// top_nexys_a7
module top_nexys_a7 (
    input logic clock,       
    input logic reset,
    input logic hx711_data_in,
    output logic hx711_sclk_out,
    output logic [5:0] states_led,
    output logic [7:0] DDP,
    output logic [7:0] AN
);
For scale: about 5700 cells after synthesis, ~26 I/O pins, about 50000 µm² of cells after synthesis.
==> flow/config.mk <==
export PLATFORM = sky130hd
export DESIGN_NAME = top_nexys_a7
export DESIGN_NICKNAME = top_nexys_a7
export VERILOG_FILES = /design/flow/design.v
export SDC_FILE = /design/flow/constraint.sdc
export NUM_CORES = 4
export LEC_CHECK = 0
export CAP_MARGIN = 10
export CELL_PAD_IN_SITES_DETAIL_PLACEMENT = 0
export CELL_PAD_IN_SITES_GLOBAL_PLACEMENT = 1
export CORE_MARGIN = 2
export CORE_UTILIZATION = 30
export CTS_CLUSTER_SIZE = 73
export GPL_ROUTABILITY_DRIVEN = 0
export PLACE_DENSITY = 0.39
export SETUP_SLACK_MARGIN = 5.0
export SLEW_MARGIN = 20
==> flow/constraint.sdc <==
create_clock -name core_clock -period 33.9 [get_ports {clock}]
set_input_delay 6.7800 -clock core_clock [delete_from_list [all_inputs] [get_ports {clock}]]
set_output_delay 6.7800 -clock core_clock [all_outputs]
set_load 0.01 [all_outputs]
run.sh (not shown) runs the stock make flow with config.mk's settings and CLKGATE_MAP_FILE=.
The first run produced a clean layout.
Change:
Settings changed: CAP_MARGIN 10 to 20, CELL_PAD_IN_SITES_DETAIL_PLACEMENT 0 to not set, CELL_PAD_IN_SITES_GLOBAL_PLACEMENT 1 to not set, CORE_UTILIZATION 30 to 40, CTS_CLUSTER_SIZE 73 to not set, GPL_ROUTABILITY_DRIVEN 0 to not set, PLACE_DENSITY 0.39 to not set, SETUP_SLACK_MARGIN 5.0 to not set.
Clock period 33.9 ns to 24.1 ns, I/O delays scaled along.
The changed run ran to the end with violations: setup timing.
Area after synthesis does not change.
Setup slack degrades by 6.1 ns.
Worst hold slack improves by 0.0058 ns.
Cell count shrinks by a few percent.
Clock power grows by roughly a tenth.
Global-route usage grows by 2.0 points.
Non-clock buffer count grows by 403.
Change:
Settings changed: CORE_UTILIZATION 40 to 66, SETUP_SLACK_MARGIN set to 5.0.
Clock period 24.1 ns to 26.7 ns, I/O delays scaled along.
What happened: The changed run went through all stages and came out clean; global-route usage climbs by 12 points; total power drops by about 8%; setup slack improves by 1.2 ns; clock skew climbs by 0.0068 ns; via count climbs by about 1.4%; routed wire length climbs by about 0.6%; design area drops by 4.3%.
Change:
Settings changed: CAP_MARGIN 20 to 30, CORE_UTILIZATION 66 to 72, PLACE_DENSITY set to 0.63, SETUP_SLACK_MARGIN 5.0 to -2.0.
Clock period 26.7 ns to 21.7 ns, I/O delays scaled along.
Effect:
- With this change the flow died in global routing
- die size came out lower by 8.2%
- synthesized cell count is unchanged
- synthesized area is unchanged
Change:
Settings changed: ABC_AREA set to 1, CAP_MARGIN 30 to 10, CTS_CLUSTER_DIAMETER set to 234, PLACE_DENSITY 0.63 to 0.65, SETUP_SLACK_MARGIN -2.0 to not set.
Clock period 21.7 ns to 19.1 ns, I/O delays scaled along.
With this change the flow ran to the end with violations: setup timing.
Area after synthesis went down by about 1.8%.
Synthesized cell count rises by about 24%.
Die area shrinks by about 1.8%.

* * *

== try-zinc ==
top_nexys_a7 again, from the RTL that the note above started with.
Design top_nexys_a7, start of the top module:
module top_nexys_a7 (
    input logic clock,       
    input logic reset,
    input logic hx711_data_in,
    output logic hx711_sclk_out,
    output logic [5:0] states_led,
    output logic [7:0] DDP,
    output logic [7:0] AN
);
Settings: LEC_CHECK=0, CAP_MARGIN=20, CELL_PAD_IN_SITES_GLOBAL_PLACEMENT=3, CORE_MARGIN=7, CORE_UTILIZATION=56, CTS_CLUSTER_SIZE=70, GPL_ROUTABILITY_DRIVEN=0, GPL_TIMING_DRIVEN=0, MIN_ROUTING_LAYER=met1, PLACE_DENSITY_LB_ADDON=0.08, SLEW_MARGIN=20; clock period 29.5 ns.
Flow for try-zinc halted at global placement without I/O, error code FLW-0024.
Modified inputs, try-indigo compared to try-zinc
# try-zinc
export LEC_CHECK = 0
export CAP_MARGIN = 20
export CELL_PAD_IN_SITES_GLOBAL_PLACEMENT = 3
export CORE_MARGIN = 7
export CORE_UTILIZATION = 56
export CTS_CLUSTER_SIZE = 70
export GPL_ROUTABILITY_DRIVEN = 0
export GPL_TIMING_DRIVEN = 0
export MIN_ROUTING_LAYER = met1
export PLACE_DENSITY_LB_ADDON = 0.08
export SLEW_MARGIN = 20
create_clock -name core_clock -period 29.5 [get_ports {clock}]
# try-indigo
export LEC_CHECK = 0
export ABC_AREA = 1
export CAP_MARGIN = 20
export CORE_MARGIN = 2
export CORE_UTILIZATION = 68
export SLEW_MARGIN = 20
create_clock -name core_clock -period 43.1 [get_ports {clock}]
--- outcome ---
- try-zinc -> try-indigo: total cell area reported by yosys after synthesis decreased slightly
- Summary: with try-zinc as the reference, count of mapped cells out of synthesis in try-indigo moved up by more than 10%.
- Looking at the reports, try-indigo completed the entire flow and the layout it produced met the timing, DRC and antenna checks.
- Measured against try-zinc, the core area of try-indigo comes out at 0.808 times the reference value.
- try-indigo ends up with a area fraction in and, or, nand and nor cells after synthesis that is 13 points higher than in try-zinc.
- Diff try-zinc and try-indigo: proportion of synthesized area in mux cells lower in try-indigo
- Comparing try-zinc and try-indigo, the lower die size is on try-indigo.
- NOTE: effective utilization at floorplan in try-indigo exceeds that of try-zinc
Modified inputs, try-cedar compared to try-indigo
# try-indigo
export LEC_CHECK = 0
export ABC_AREA = 1
export CAP_MARGIN = 20
export CORE_MARGIN = 2
export CORE_UTILIZATION = 68
export SLEW_MARGIN = 20
create_clock -name core_clock -period 43.1 [get_ports {clock}]
# try-cedar
export LEC_CHECK = 0
export ABC_AREA = 1
export CAP_MARGIN = 20
export CORE_MARGIN = 2
export CORE_UTILIZATION = 72
export CTS_CLUSTER_DIAMETER = 400
export CTS_CLUSTER_SIZE = 10
export PLACE_DENSITY = 0.39
export SETUP_SLACK_MARGIN = -0.36
export SLEW_MARGIN = 20
create_clock -name core_clock -period 19.1 [get_ports {clock}]
Findings:
Finished, but not clean: try-cedar, with negative setup slack. Any difference in part of the power in combinational logic between try-indigo and try-cedar is small enough to ignore. Number of clock buffer instances in the layout in try-cedar vs try-indigo: up 4. Delta (try-cedar minus try-indigo): total power draw increased 1400 uW, cell resize tally after clock tree synthesis increased 46, final routed wirelength across all metal layers increased 9.6%.
### try-cedar -> try-yarrow
# try-cedar
export LEC_CHECK = 0
export ABC_AREA = 1
export CAP_MARGIN = 20
export CORE_MARGIN = 2
export CORE_UTILIZATION = 72
export CTS_CLUSTER_DIAMETER = 400
export CTS_CLUSTER_SIZE = 10
export PLACE_DENSITY = 0.39
export SETUP_SLACK_MARGIN = -0.36
export SLEW_MARGIN = 20
create_clock -name core_clock -period 19.1 [get_ports {clock}]
# try-yarrow
export LEC_CHECK = 0
export CAP_MARGIN = 20
export CORE_MARGIN = 2
export CORE_UTILIZATION = 72
export CTS_CLUSTER_DIAMETER = 29
export CTS_CLUSTER_SIZE = 22
export SETUP_SLACK_MARGIN = 2.16
export SLEW_MARGIN = 20
create_clock -name core_clock -period 15.0 [get_ports {clock}]
==> comparison <==
try-yarrow never completed, since it errored out during global routing.
[try-yarrow vs try-cedar] aoi/oai-family share of the synthesized area: higher in try-yarrow
try-yarrow ended with less post-synthesis cell count from yosys than try-cedar.
Compared with try-cedar, try-yarrow shows placed wire-length estimate after detailed placement that has gone up by more than 10%.
Run comparison: try-cedar biggest combinational cell group after synthesis simple AND/OR/NAND/NOR gates; try-yarrow biggest combinational cell group after synthesis AND-OR/OR-AND gates
try-yarrow: total standard cell area after synthesis is about 1.8% higher than what try-cedar reported.
Looking at number of buffers inserted to repair setup after CTS, try-yarrow sits 58 higher than try-cedar does.
Re area inside the core boundary: try-cedar was lower than try-yarrow.
Cmp try-yarrow and try-cedar / post-synthesis mux area share / lower: try-cedar
try-yarrow vs try-cedar: number of placement rows up
Reported for try-yarrow and try-cedar, buffer depth of the longest clock path turned out identical to the last digit.
Compared with try-cedar, try-yarrow shows a lower basic-gate share of the synthesized area counting and, or, nand and nor cells.
Between try-yarrow and try-cedar, the synthesized-area fraction occupied by xor and xnor cells is lower for try-cedar.
Here is what was changed in the inputs of try-onyx compared with try-yarrow.
# try-yarrow
export LEC_CHECK = 0
export CAP_MARGIN = 20
export CORE_MARGIN = 2
export CORE_UTILIZATION = 72
export CTS_CLUSTER_DIAMETER = 29
export CTS_CLUSTER_SIZE = 22
export SETUP_SLACK_MARGIN = 2.16
export SLEW_MARGIN = 20
create_clock -name core_clock -period 15.0 [get_ports {clock}]
# try-onyx
export LEC_CHECK = 0
export ABC_AREA = 1
export CAP_MARGIN = 20
export CORE_MARGIN = 2
export CORE_UTILIZATION = 72
export CTS_CLUSTER_SIZE = 74
export PLACE_DENSITY = 0.92
export SETUP_SLACK_MARGIN = 5.0
export SLEW_MARGIN = 20
create_clock -name core_clock -period 19.3 [get_ports {clock}]
[summary]
Every stage of try-onyx finished as expected; the final checks, on the other hand, flagged negative setup slack, which means the layout fails. Higher number of buffers created by CTS among try-yarrow and try-onyx: try-yarrow. On synthesized-area fraction occupied by xor and xnor cells, the lower figure sits with try-onyx, not try-yarrow. Summary of try-onyx over try-yarrow: multiplexer share of the synthesized area has decreased, post-synthesis cell area lower. Delta (try-onyx minus try-yarrow): site row count decreased 1.0%; number of post-CTS setup repair buffers increased about 80%. The vertical die dimension of try-onyx falls short of that of try-yarrow by about 0.9%. Looking only at proportion of synthesized chip area in sequential cells, and setting everything else aside, the lower value of try-yarrow and try-onyx goes to try-yarrow. Changes observed in try-onyx relative to try-yarrow: tally of unique sky130hd cells used after synthesis decreased 78; synthesized cell count increased 24%.
No activity file was given, so power comes from the tool's default toggle rates.
